Setup of run 1:
// top_module
module top_module(
    input  wire        clkr,
    input  wire        rst,
    input  wire        rxr,
    input  wire [4:0]  btnr,
    output wire        spr,
    output wire [7:0]  hr,
    output wire [7:0]  mr,
    output wire [4:0]  date,
    output wire [4:0]  month,
    output wire [7:0]  year,
    output wire [6:0]  seg,
    output wire [3:0]  an,
    output wire        dp
);
Size: about 1300 cells after synthesis, about 160 flip-flops.
==> flow/config.mk <==
export PLATFORM = sky130hd
export DESIGN_NAME = top_module
export DESIGN_NICKNAME = top_module
export VERILOG_FILES = /design/flow/design.v
export SDC_FILE = /design/flow/constraint.sdc
export NUM_CORES = 4
export LEC_CHECK = 0
export CAP_MARGIN = 20
export CELL_PAD_IN_SITES_DETAIL_PLACEMENT = 1
export CORE_MARGIN = 8
export CORE_UTILIZATION = 40
export CTS_CLUSTER_SIZE = 41
export GPL_ROUTABILITY_DRIVEN = 0
export GPL_TIMING_DRIVEN = 1
export MIN_ROUTING_LAYER = met1
export PLACE_DENSITY_LB_ADDON = 0.29
export SETUP_SLACK_MARGIN = -0.82
export SLEW_MARGIN = 10
export TNS_END_PERCENT = 50
==> flow/constraint.sdc <==
create_clock -name core_clock -period 10.0 [get_ports {clkr}]
set_input_delay 2.0000 -clock core_clock [delete_from_list [all_inputs] [get_ports {clkr}]]
set_output_delay 2.0000 -clock core_clock [all_outputs]
set_load 0.01 [all_outputs]
run.sh (not shown) runs the stock make flow with config.mk's settings and CLKGATE_MAP_FILE=.
Run 1: done, clean on timing, DRC and antenna
--- input diff run 1..run 2 ---
# run 1
export LEC_CHECK = 0
export CAP_MARGIN = 20
export CELL_PAD_IN_SITES_DETAIL_PLACEMENT = 1
export CORE_MARGIN = 8
export CORE_UTILIZATION = 40
export CTS_CLUSTER_SIZE = 41
export GPL_ROUTABILITY_DRIVEN = 0
export GPL_TIMING_DRIVEN = 1
export MIN_ROUTING_LAYER = met1
export PLACE_DENSITY_LB_ADDON = 0.29
export SETUP_SLACK_MARGIN = -0.82
export SLEW_MARGIN = 10
export TNS_END_PERCENT = 50
create_clock -name core_clock -period 10.0 [get_ports {clkr}]
# run 2
export LEC_CHECK = 0
export CAP_MARGIN = 20
export CORE_MARGIN = 2
export CORE_UTILIZATION = 58
export CTS_CLUSTER_DIAMETER = 400
export CTS_CLUSTER_SIZE = 99
export SLEW_MARGIN = 20
create_clock -name core_clock -period 10.0 [get_ports {clkr}]
[summary]
- Going from run 1 to run 2, critical path depth went up 4; via count of the routed design went down 427; worst hold slack went up 0.0075 ns.
- Min utilization across run 2 and run 1: run 1
- Run 2 completed; timing, DRC and antenna clean
- In run 2 the arrival time at the worst endpoint turned out 0.06 ns lower than in run 1.
Changes in run 3 relative to run 2:
# run 2
export LEC_CHECK = 0
export CAP_MARGIN = 20
export CORE_MARGIN = 2
export CORE_UTILIZATION = 58
export CTS_CLUSTER_DIAMETER = 400
export CTS_CLUSTER_SIZE = 99
export SLEW_MARGIN = 20
create_clock -name core_clock -period 10.0 [get_ports {clkr}]
# run 3
export LEC_CHECK = 0
export CAP_MARGIN = 20
export CORE_MARGIN = 8
export CORE_UTILIZATION = 40
export CTS_CLUSTER_SIZE = 48
export GPL_TIMING_DRIVEN = 0
export PLACE_DENSITY_LB_ADDON = 0.29
export SETUP_SLACK_MARGIN = 0.88
export SLEW_MARGIN = 20
export TNS_END_PERCENT = 65
create_clock -name core_clock -period 10.0 [get_ports {clkr}]
==> results <==
In the reports for run 2 and run 3, the smaller wire length of the first global-routing pass belongs to run 2.
Reported for run 2 and run 3, chip area in the Yosys report turned out identical to the last digit.
Floorplan-stage core utilization (run 3 over run 2): decrease, 19 points
Worst ir drop on vdd, run 3 vs run 2: down by a few percent
Launching instance or port of the critical path = display_mode: run 3; launching instance or port of the critical path = display_inst.digit_select[1]: run 2
Clock input transition at the sequential cells of the worst setup and hold paths: run 2 vs run 3, no meaningful difference
Of run 3 and run 2, it is run 3 that has the lower part of the total power dissipated in the clock network.
Changes in run 4 relative to run 3:
# run 3
export LEC_CHECK = 0
export CAP_MARGIN = 20
export CORE_MARGIN = 8
export CORE_UTILIZATION = 40
export CTS_CLUSTER_SIZE = 48
export GPL_TIMING_DRIVEN = 0
export PLACE_DENSITY_LB_ADDON = 0.29
export SETUP_SLACK_MARGIN = 0.88
export SLEW_MARGIN = 20
export TNS_END_PERCENT = 65
create_clock -name core_clock -period 10.0 [get_ports {clkr}]
# run 4
export LEC_CHECK = 0
export CAP_MARGIN = 20
export CORE_MARGIN = 2
export CORE_UTILIZATION = 40
export SLEW_MARGIN = 20
create_clock -name core_clock -period 10.0 [get_ports {clkr}]
Findings:
- Going from run 3 to run 4, maximum clock rate went down, time the final worst path needs with I/O delays and setup went up, power did not really move, power share of the sequential group went up.
- Between run 4 and run 3, it is run 4 whose area growth from synthesis to layout is lower, by 2.3 points.
- Comparing run 4 and run 3, hold slack is higher on run 3.
- Height of the chip, run 4 and run 3, higher one = run 3.
- Run 4 vs run 3 — count of non-CTS buffers in the layout dropped by more than a quarter
- Run 4 vs run 3 on combinational fraction of the cell area: run 4 is the higher one.
Power is estimated from default activity; no workload was simulated.
